// processing_fsm
module processing_fsm(clock, reset, start_signal, size, done, 
                            buf_0_write_en, buf_1_write_en, error_buf_write_en,
                            buf_0_w_data, buf_1_w_data, error_mem_w_data,
                            buf_0_r_data, buf_1_r_data, error_mem_r_data,
                            buf_0_addr, buf_1_addr, error_mem_addr, buf_sel);
Size: ~2,400 cells after synthesis, ~250 flip-flops, roughly 120 I/O pins, ~23,000 um2 of cells after synthesis.
Settings: LEC_CHECK=0, ABC_AREA=0, CAP_MARGIN=40, CELL_PAD_IN_SITES_DETAIL_PLACEMENT=1, CORE_ASPECT_RATIO=0.54, CORE_MARGIN=2, CORE_UTILIZATION=47, CTS_CLUSTER_SIZE=89, GPL_ROUTABILITY_DRIVEN=0, HOLD_SLACK_MARGIN=0.04, MAX_ROUTING_LAYER=met4, SLEW_MARGIN=20, TNS_END_PERCENT=80; clock period 7.0 ns.
run.sh (not shown) runs the stock make flow with config.mk's settings and CLKGATE_MAP_FILE=.
The baseline finished clean.
==> next run, changes <==
Settings changed: ABC_AREA 0 to not set, CAP_MARGIN 40 to 20, CELL_PAD_IN_SITES_DETAIL_PLACEMENT 1 to not set, CORE_ASPECT_RATIO 0.54 to not set, CORE_UTILIZATION 47 to 72, CTS_CLUSTER_SIZE 89 to not set, GPL_ROUTABILITY_DRIVEN 0 to not set, HOLD_SLACK_MARGIN 0.04 to not set, MAX_ROUTING_LAYER met4 to not set, TNS_END_PERCENT 80 to 10.
Clock period 7.0 ns to 4.07 ns, I/O delays scaled along.
With this change the flow completed, yet does not pass: setup timing; clock skew shrinks by 0.027 ns; global-route usage is higher by 11 points; clock-buffer cell count came out lower by 2; die area fell by a quarter to a third; non-clock buffer count goes up by 206; utilization climbs by 33 points; worst setup slack got worse by 2.1 ns; wire length drops by roughly a tenth; design area grows by a few percent.
==> next run, changes <==
Settings changed: CORE_UTILIZATION 72 to 33, TNS_END_PERCENT 10 to not set.
Clock period 4.07 ns to 5.51 ns, I/O delays scaled along.
The changed run ran to the end with no violations.
Synthesized area stays the same.
Maximum frequency drops by 9.3%.
==> next run, changes <==
Settings changed: ABC_AREA set to 1, CORE_UTILIZATION 33 to 72, PLACE_DENSITY set to 0.42.
Clock period 5.51 ns to 4.59 ns, I/O delays scaled along.
- With this change the flow completed and failed the layout checks on setup timing
- register-to-register slack loses 0.31 ns
- die size shrinks by 53%
- final area grows by 1.7%
- clock skew shrinks by 0.010 ns
- setup slack loses 0.31 ns
- utilization grows by 44 points
- wire length grows by 22%
- hold slack loses 0.16 ns
- maximum frequency grows by 13%
- global-route usage grows by 30 points

---

## build 87
Starting RTL as in the previous note.
==> flow/design.v (excerpt) <==
module processing_fsm(clock, reset, start_signal, size, done, 
                            buf_0_write_en, buf_1_write_en, error_buf_write_en,
                            buf_0_w_data, buf_1_w_data, error_mem_w_data,
                            buf_0_r_data, buf_1_r_data, error_mem_r_data,
                            buf_0_addr, buf_1_addr, error_mem_addr, buf_sel);
    input clock;
    input reset;
    input start_signal;
    input size;
    output reg done;
    output reg buf_0_write_en;
    output reg buf_1_write_en;
    output error_buf_write_en; 
    output reg [7:0] buf_0_w_data;
    output reg [7:0] buf_1_w_data;
    output [15:0] error_mem_w_data; 
    input  [7:0] buf_0_r_data;
    input  [7:0] buf_1_r_data;
    input  [15:0] error_mem_r_data; 
    output reg [15:0] buf_0_addr;
    output reg [15:0] buf_1_addr;
    output reg [15:0] error_mem_addr; 
    output reg buf_sel;
    assign error_buf_write_en = 1'b0;
    assign error_mem_w_data = 16'b0;
    parameter PIXEL_OFFSET = 1'b1, LINE_OFFSET = 9'd256, LINE_MAX = 8'd239, PIXELS_PER_LINE = 9'd256;
    parameter MAX_ADDRESS = 18'd61439;
    parameter
        WAIT              = 5'b00000,
        LOAD_MID_ERR      = 5'b00001,
        LOAD_BTM_ERR      = 5'b00010,
        CHECK_PACKET_ERR  = 5'b00011,
        NW_PIXEL          = 5'b00100,
        NORTH_PIXEL       = 5'b00101,
        NE_PIXEL          = 5'b00110,
        WEST_PIXEL        = 5'b00111,
        EAST_PIXEL        = 5'b01000,
        SW_PIXEL          = 5'b01001,
        SOUTH_PIXEL       = 5'b01010,
        SE_PIXEL          = 5'b01011,
        MEM_WAIT_1        = 5'b01100,
        MEM_WAIT_2        = 5'b01101,
        MEM_WAIT_3        = 5'b01110,
        SUM               = 5'b01111,
        WRITE_RESULT      = 5'b10000,
        DONE              = 5'b10001;
    reg [7:0] nw_pixel;
    reg [7:0] n_pixel;
    reg [7:0] ne_pixel;
    reg [7:0] w_pixel;
    reg [7:0] e_pixel;
    reg [7:0] sw_pixel;
    reg [7:0] s_pixel;
    reg [7:0] se_pixel;
    reg init;
    reg [15:0] pixel_address;
    reg [10:0] sum; 
    reg [15:0] err_buf_top;
    reg [15:0] err_buf_mid;
    reg [15:0] err_buf_btm;
    reg [1:0] channel_count;
    reg [5:0] pixel_count;
    reg [3:0] packet_count;
  ...
make LEC_CHECK=0 CAP_MARGIN=20 CORE_MARGIN=2 CORE_UTILIZATION=72 CTS_CLUSTER_SIZE=87 HOLD_SLACK_MARGIN=-0.06 PLACE_DENSITY=0.79 SLEW_MARGIN=30 finish   # period 4.34 ns
The layout from build 87, despite a flow that completed every stage, fails the layout checks, with the failing checks listed as setup timing.
## Diff of input files: build 6 against build 87
- SLEW_MARGIN now 20, was 30
- CORE_UTILIZATION now 40, was 72
- HOLD_SLACK_MARGIN no longer set, was -0.06
- PLACE_DENSITY no longer set, was 0.79
- CTS_CLUSTER_SIZE no longer set, was 87
- the clock period (ns, I/O delays scaled along) now 5.51, was 4.34
## What came out
- Summary across build 87 and build 6: the single failing run is build 87.
- Nothing crashed in build 87 and all stages finished; the problem is that the final layout failed, the offending checks being setup timing.
- The post-route fraction of the period consumed by the critical path of build 6 falls short of that of build 87 by 16 points.
- Lower global-route wire length before repair among build 87 and build 6: build 6
- Build 6 vs build 87 — first-iteration detailed-routing DRC count dropped 1033.
- Clock transition at the register clock pins on the worst setup and hold paths after CTS of build 87 is on par with build 6.
- Sequential cell count came out exactly the same in build 87 and build 6.
- Delta(die height, build 6 - build 87) > 0
diff inputs: build 6 => build 65
- CORE_UTILIZATION now 71, was 40
- SETUP_SLACK_MARGIN now 0.68, previously not set
- CTS_CLUSTER_SIZE now 15, previously not set
- the clock period (ns, I/O delays scaled along) now 4.91, was 5.51
==> results <==
- Share of the core filled with cells, build 6 and build 65: higher on build 65
- Against build 6 as the reference, build 65 delivers a lower worst setup slack.
- Build 6 → build 65: cell count fell 312, global-route usage rose 18 points.
- Taking build 6 as the reference, in build 65 total wirelength of the detailed-routed design +1.4%, final instance area ~0 delta, global-route wire length before repair +370 um, via count +1159.
The following lists how build 92 was set up differently from build 65:
- a deleted SETUP_SLACK_MARGIN that had been 0.68
- a change of CORE_UTILIZATION from 71 to 19
- a change of CTS_CLUSTER_SIZE from 15 to 55
- a change of the clock period (ns, I/O delays scaled along) from 4.91 to 7.0
Findings:
Build 92 vs. build 65: global-route usage went down by 29 points.
Compared build 92 vs build 65, and number of inserted filler cells in the final layout is up in build 92.
Sort build 65 and build 92 by met2 layer usage reported by global route, ascending, and build 92 comes first.
As of build 92, number of clock buffers inserted by TritonCTS had risen by more than a quarter compared to build 65.
The flow did not stop early for build 92: all stages ran, and the layout cleared the timing, DRC and antenna checks.
Comparing build 92 against build 65, there is no change at all in total number of cells along the worst setup path.
Build 92: setup slack 1.33 ns above build 65
Relative to build 92, the following input files were edited for build 29:
- CORE_ASPECT_RATIO now 0.54, previously not set
- MAX_ROUTING_LAYER now met4, previously not set
- ABC_AREA now 0, previously not set
- CAP_MARGIN now 40, was 20
- CTS_CLUSTER_SIZE now 89, was 55
- CELL_PAD_IN_SITES_DETAIL_PLACEMENT now 1, previously not set
- CORE_UTILIZATION now 47, was 19
Findings:
Summary of build 29 over build 92: wire length the detailed router placed on met1 went up 9500 um; number of buffers on the longest clock path held; worst hold slack went up 0.0032 ns.
Build 92 reports its uppermost layer routed as met5 while build 29 reports met4.
Diff build 92 -> build 29: fraction of the cycle the final worst path needs increased by 3.0 points relative to the old numbers; count of non-filler cells in the finished layout went down; first-pass GRT wire length has increased; shortest period the worst path allows went up 0.21 ns; design area lost about 5.5%.
Inputs modified between build 29 and build 46:
- setting TNS_END_PERCENT to 80 for the first time
- setting MIN_ROUTING_LAYER to met2 for the first time
- changing CTS_CLUSTER_SIZE from 89 to 95
- changing CORE_MARGIN from 2 to 8
- setting GPL_TIMING_DRIVEN to 0 for the first time
- setting GPL_ROUTABILITY_DRIVEN to 1 for the first time
- setting HOLD_SLACK_MARGIN to 0.04 for the first time
- setting CTS_CLUSTER_DIAMETER to 35 for the first time
- changing CAP_MARGIN from 40 to 10
- setting PLACE_DENSITY_LB_ADDON to 0.23 for the first time
Findings:
- Build 46: it failed during global routing, and the tool reported GRT-0116.
- Taking build 46 as 1.0, build 29 lands at 0.901 on sum of net half-perimeters after detailed placement.
- Taking build 29 as the reference, in build 46 instance count after placement with tap cells included has increased; horizontal die dimension picked up an extra about 4%; final estimated routing congestion in global placement picked up an extra about 7%.
- From build 29 to build 46 the numbers moved as follows: post-synth area from yosys stat did not really move; number of buffers created by CTS went up; die area went up.
